==> job 2233 <==
==> flow/design.v <==
module fsm(
input logic CLK_50M,
output logic [15:0] audiodata,
input logic [31:0] flash_mem_readdata,
input logic flash_mem_readdatavalid,
input logic reset,
input logic direction,
output logic [6:0] state,
input logic newclock1,
output flash_mem_read,
input logic idle,
output logic [15:0] out,
output [3:0] flash_mem_byteenable
);
parameter [6:0] start = 7'b000_0000;
parameter [6:0] read = 7'b010_0000;
parameter [6:0] waitread = 7'b110_1111;
parameter [6:0] play1 = 7'b101_1111;
parameter [6:0] play2 = 7'b111_1111;
always_ff @ (posedge CLK_50M, posedge reset)
	begin
	if (reset) begin
		state<=start;
		audiodata<=16'b0;
		end
	else 
		begin
		case(state)
		start: if(idle)begin
			state<=read;
			end
			else
			state<=start;
		read:begin
			state<=waitread;
			end
		waitread:begin
			if ( flash_mem_readdatavalid==1'b1) state<= play1;
			end	
		play1:
			begin 
			if (direction)
				begin
				if(newclock1) 
					begin
					state<=start;
					audiodata<= flash_mem_readdata [31:16];
					end
				else 
				audiodata<= flash_mem_readdata [31:16];
				end
			else
				begin 
				if(newclock1) 
					begin
					audiodata<= flash_mem_readdata [15:0];
					state<=play2;
					end
				else
				audiodata<= flash_mem_readdata [15:0];
				end
			end
		play2:
			begin 
			if (direction)
				begin
				if(newclock1) 
					begin
					state<=start;
					audiodata<= flash_mem_readdata [15:0];
					end
				else 
				audiodata<= flash_mem_readdata [15:0];
				end
			else
				begin
				if(newclock1) 
					begin
					state<=start;
					audiodata<= flash_mem_readdata [31:16];
					end
				else 
				audiodata<= flash_mem_readdata [31:16];
				end
			end
		default: state<=start;
		endcase
end 
		end 
assign flash_mem_read=~state[4];
assign flash_mem_byteenable={~state[3],~state[2],~state[1],~state[0]};
assign out =flash_mem_readdata[15:0];
endmodule 
module clockdiv (input logic [31:0] d,input logic [31:0] desiredfreq,input logic clk, input logic rst, output logic reset, output logic newclock);
always_ff @ (posedge clk, posedge rst)
begin
	if (rst)
		begin
		newclock<=1'b0;
		reset<=1'b0;
		end
	else if (d==((32'd25000000/(desiredfreq))-32'd1))
		begin
		newclock<=1'b1;
		reset<=1'b0;
		end
	else if (d>=((32'd50000000/(desiredfreq))-32'b1))
		begin
		newclock<=1'b0;
		reset<=1'b1;
		end
	else
		begin
		newclock<= newclock;
		reset<=1'b0;
		end
end
endmodule
module counter(input logic clk, input logic rst, input logic reset, output logic [31:0] Q);
always_ff @ (posedge clk, posedge rst)
begin 
	if (rst)
		Q<=32'b0;
	else if (reset)
		begin
		Q<=32'b1;
		end
	else
		Q<=Q+32'b1;
end
endmodule
module flipflop #(parameter width = 23)(input logic clk, input logic rst, input logic [width-1:0] d, output logic [width-1:0] q);
always_ff @(posedge clk, posedge rst)
if (rst) q<={width{1'b0}};
else q<=d;
endmodule
module keyboardaddr (input logic [22:0]  currentaddr,
	input logic D, E, B, F, R,
	output logic [1:0] state,
	input logic clk,
	input logic rst,
	input logic en,
output logic idle,
	output logic [22:0] nextaddr
	);
	parameter idleFW = 2'b00;
	parameter idleBW = 2'b01;
	parameter FW = 2'b10;
	parameter BW = 2'b11;
assign idle=state[1];	
	always_ff @ (posedge clk, posedge rst)
	begin
				if (rst) begin
					state<=idleFW;
					nextaddr<=23'b0;
				end
				else if (en)
					case(state)
					idleFW:	 
							if(R) begin		 
								state<=idleFW;
								nextaddr<=1'b0;
								end
							else if(B) begin  
								state<=idleBW;
								nextaddr<=currentaddr;	
								end
							else if(E) begin	 
								state<=FW;
								nextaddr<=currentaddr+1'b1;
								end
							else begin		 
								state<=idleFW;
								nextaddr<=currentaddr;
								end
					idleBW:
							if(R) begin		 
								state<=idleBW;
								nextaddr<=1'b0;
								end
							else if(F) begin		 
								state<=idleFW;
								nextaddr<=currentaddr;	
								end
							else if(B) begin		 
								state<=BW;
								nextaddr<=currentaddr+1'b1;
								end
							else begin		 
								state<=idleBW;
								nextaddr<=currentaddr;
								end
					FW:			
							if(currentaddr==32'h7ffff) begin
						nextaddr<=32'b0;
							end
							else if(R) begin		 
									state<=FW;
									nextaddr<=32'b0;
								end
								else if(B) begin		 
									state<=BW;
									nextaddr<=currentaddr-1'b1;	
								end
								else if(D) begin		 
									state<=idleFW;
									nextaddr<=currentaddr;
								end
								else begin		 
									state<=FW;
									nextaddr<=currentaddr+1'b1;						
								end
					BW:
			if(currentaddr==32'b0) begin
				nextaddr<=32'h7ffff;
				end
							else if(R) begin 
								state<=BW;
								nextaddr<=32'h7ffff;
								end
							else if(F) begin		 
								state<=FW;
								nextaddr<=currentaddr+1'b1;	
								end
							else if(D) begin		 
								state<=idleBW;
								nextaddr<=currentaddr;
								end
							else begin		 
								state<=BW;
								nextaddr<=currentaddr-1'b1;
								end
						default: state<= idleFW;
				endcase
			end
endmodule
module vDFF(clk, rst, en, in, out);
	input logic clk;
	input logic rst;
	input logic en;
	input logic [22:0] in;
	output logic [22:0] out;
	always_ff @(posedge clk, posedge rst)
		if (rst) out<=23'b0;
		else if (en) out<=in;
endmodule 
module keyboardint(kbd, D,E,B,F,R);
	input logic [7:0] kbd;
	output D,E,B,F,R;
parameter character_B =8'h42;
parameter character_D =8'h44;
parameter character_E =8'h45;
parameter character_F =8'h46;
parameter character_R =8'h52;
parameter character_lowercase_b= 8'h62;
parameter character_lowercase_d= 8'h64;
parameter character_lowercase_e= 8'h65;
parameter character_lowercase_f= 8'h66;
parameter character_lowercase_r= 8'h72;
		assign D = (character_D == kbd)| (character_lowercase_d == kbd);
		assign E = (character_E == kbd)| (character_lowercase_e == kbd);
		assign B = (character_B == kbd)| (character_lowercase_b == kbd);
		assign F = (character_F == kbd)| (character_lowercase_f == kbd);
		assign R = (character_R == kbd)| (character_lowercase_r == kbd);
endmodule
module keyintegration(clk,rst,addvalue,prevaddvalue,keys);
	input logic clk;
	input logic rst;
	input logic [2:0] keys;
	output logic [31:0] addvalue;
	input logic [31:0] prevaddvalue;
	always_ff @(posedge clk, posedge rst)begin
			if(rst) begin
				addvalue<=0;
			end
			else if(keys[2]) begin
				addvalue<=0;
			end
			else if(keys[1]) begin
				addvalue<=prevaddvalue+32'd1000;
			end
			else if(keys[0]) begin
				addvalue<=prevaddvalue-32'd1000;
			end
			else begin
				addvalue<=prevaddvalue;
			end
		end
endmodule
`default_nettype none
module ipod_player(
    input  logic        clk,
    input  logic        reset,
    input  logic [7:0]  kbd_ascii,
    input  logic        speed_up,
    input  logic        speed_down,
    input  logic        speed_reset,
    input  logic        direction,
    input  logic [31:0] flash_readdata,
    input  logic        flash_readdatavalid,
    output logic        flash_read,
    output logic [3:0]  flash_byteenable,
    output logic [22:0] flash_address,
    output logic [15:0] audio_data,
    output logic        sample_clk
);
logic D,B,E,F,R;
logic [1:0] state2;
logic idle;
logic [6:0] state;
logic [15:0] out;
logic [22:0] nextaddress;
logic [22:0] currentaddress;
logic newclock1;
logic newclock1_q;
logic addr_en;
logic [31:0] d1;
logic resetcounter1;
logic [31:0] prevaddvalue;
logic [31:0] addvalue;
logic edgeclock1;
keyintegration speedcontrol(.clk(clk),.rst(reset),.addvalue(addvalue),.prevaddvalue(prevaddvalue),.keys({speed_reset,speed_up,speed_down}));
flipflop #(32) addvalueff (.clk(clk), .rst(reset), .d(addvalue), .q(prevaddvalue));
clockdiv div1 (.d(d1),.desiredfreq(32'd22000+addvalue),.clk(clk),.rst(reset),.reset(resetcounter1),.newclock(newclock1));
counter counter1 (.clk(clk), .rst(reset), .reset(resetcounter1), .Q(d1));
always_ff @(posedge clk, posedge reset)
    if (reset) newclock1_q <= 1'b0;
    else       newclock1_q <= newclock1;
assign addr_en = newclock1 & ~newclock1_q;
keyboardaddr addressset (.currentaddr(currentaddress),.clk(clk),.rst(reset),.en(addr_en),.idle(idle),.state(state2),.D(D),.E(E),.B(B),.F(F),.R(R),.nextaddr(nextaddress));
keyboardint keyboardinput (.kbd(kbd_ascii), .D(D), .E(E), .B(B), .F(F), .R(R));
vDFF addrVDFF(.clk(clk),.rst(reset),.en(addr_en),.in(nextaddress),.out(currentaddress));
doublesync newclock_doublsync(.indata(newclock1), .outdata(edgeclock1), .clk(clk), .reset(reset));
fsm flash(
.CLK_50M(clk),
.direction(direction),
.audiodata(audio_data),
.flash_mem_readdata(flash_readdata),
.flash_mem_readdatavalid(flash_readdatavalid),
.reset(reset),
.state(state),
.out(out),
.idle(idle),
.newclock1(edgeclock1),
.flash_mem_byteenable(flash_byteenable),
.flash_mem_read(flash_read)
);
assign flash_address = currentaddress[22:0];
assign sample_clk = newclock1;
endmodule
module doublesync(input logic indata, input logic clk, input logic reset, output logic outdata);
logic reg1;
always_ff @(posedge clk, posedge reset)
    if (reset) begin
        reg1 <= 1'b0;
        outdata <= 1'b0;
    end else begin
        reg1 <= indata;
        outdata <= reg1;
    end
endmodule
`default_nettype wire
==> flow/run.sh <==
#!/bin/bash
# the make line also repeats each setting of config.mk as NAME=value (left out here)
make -C /OpenROAD-flow-scripts/flow DESIGN_CONFIG=/design/flow/config.mk WORK_HOME=/design/flow/orfs CLKGATE_MAP_FILE= finish
==> flow/config.mk <==
export PLATFORM = sky130hd
export DESIGN_NAME = ipod_player
export DESIGN_NICKNAME = ipod_player
export VERILOG_FILES = /design/flow/design.v
export SDC_FILE = /design/flow/constraint.sdc
export NUM_CORES = 4
export LEC_CHECK = 0
export CAP_MARGIN = 20
export CORE_MARGIN = 2
export CORE_UTILIZATION = 30
export SETUP_SLACK_MARGIN = 5
export SLEW_MARGIN = 20
==> flow/constraint.sdc <==
create_clock -name core_clock -period 104.0 [get_ports {clk}]
set_input_delay 20.8000 -clock core_clock [delete_from_list [all_inputs] [get_ports {clk}]]
set_output_delay 20.8000 -clock core_clock [all_outputs]
set_load 0.01 [all_outputs]
==> job 9017 (differences from job 2233) <==
Settings changed: CAP_MARGIN 20 to 5, CORE_ASPECT_RATIO from default to 0.5, CORE_MARGIN 2 to 9, CORE_UTILIZATION 30 to 51, PLACE_DENSITY_LB_ADDON from default to 0.01, SETUP_SLACK_MARGIN 5 to -2.0, TNS_END_PERCENT from default to 35.
==> flow/constraint.sdc (replaced) <==
create_clock -name core_clock -period 100.0 [get_ports {clk}]
set_input_delay 20.0000 -clock core_clock [delete_from_list [all_inputs] [get_ports {clk}]]
set_output_delay 20.0000 -clock core_clock [all_outputs]
set_load 0.01 [all_outputs]
==> job 6933 (differences from job 2233) <==
Settings changed: ABC_AREA from default to 1, CAP_MARGIN 20 to 0, CORE_ASPECT_RATIO from default to 0.89, CORE_UTILIZATION 30 to 71, CTS_CLUSTER_DIAMETER from default to 345, CTS_CLUSTER_SIZE from default to 32, PLACE_DENSITY from default to 0.67.
==> flow/constraint.sdc (replaced) <==
create_clock -name core_clock -period 58.5 [get_ports {clk}]
set_input_delay 11.7000 -clock core_clock [delete_from_list [all_inputs] [get_ports {clk}]]
set_output_delay 11.7000 -clock core_clock [all_outputs]
set_load 0.01 [all_outputs]
==> job 6904 (differences from job 2233) <==
Settings changed: CORE_UTILIZATION 30 to 40, CTS_CLUSTER_DIAMETER from default to 391, CTS_CLUSTER_SIZE from default to 15, PLACE_DENSITY from default to 0.61, SETUP_SLACK_MARGIN 5 to 1.44.
==> flow/constraint.sdc (replaced) <==
create_clock -name core_clock -period 100.0 [get_ports {clk}]
set_input_delay 20.0000 -clock core_clock [delete_from_list [all_inputs] [get_ports {clk}]]
set_output_delay 20.0000 -clock core_clock [all_outputs]
set_load 0.01 [all_outputs]
==> qor summary <==
quantity	job 9017	job 6904	job 6933	job 2233
Slowest cell on the critical path	sky130_fd_sc_hd__o311ai_0	sky130_fd_sc_hd__a2111oi_2	-	sky130_fd_sc_hd__o41ai_1
Number of setup violations in the final report	0	0	-	0
Non-clock buffering overhead in the final layout	3.106%	3.090%	-	3.191%
Antenna violations before repair	3	5	-	5
Status	complete, no violations	complete, no violations	did not finish	complete, no violations
Stage where the flow stopped	-	-	detailed placement (3_5_place_dp)	-
DRC violation count after routing	0	0	-	0
Endpoint arrival time on the critical path	96.69 ns	94.17 ns	-	94.37 ns
Number of well-tap cells placed	1862	2355	-	3167
Buffer-and-inverter tally for the worst setup path	21	26	-	25
Final design utilization	54.84%	43.04%	-	32.68%
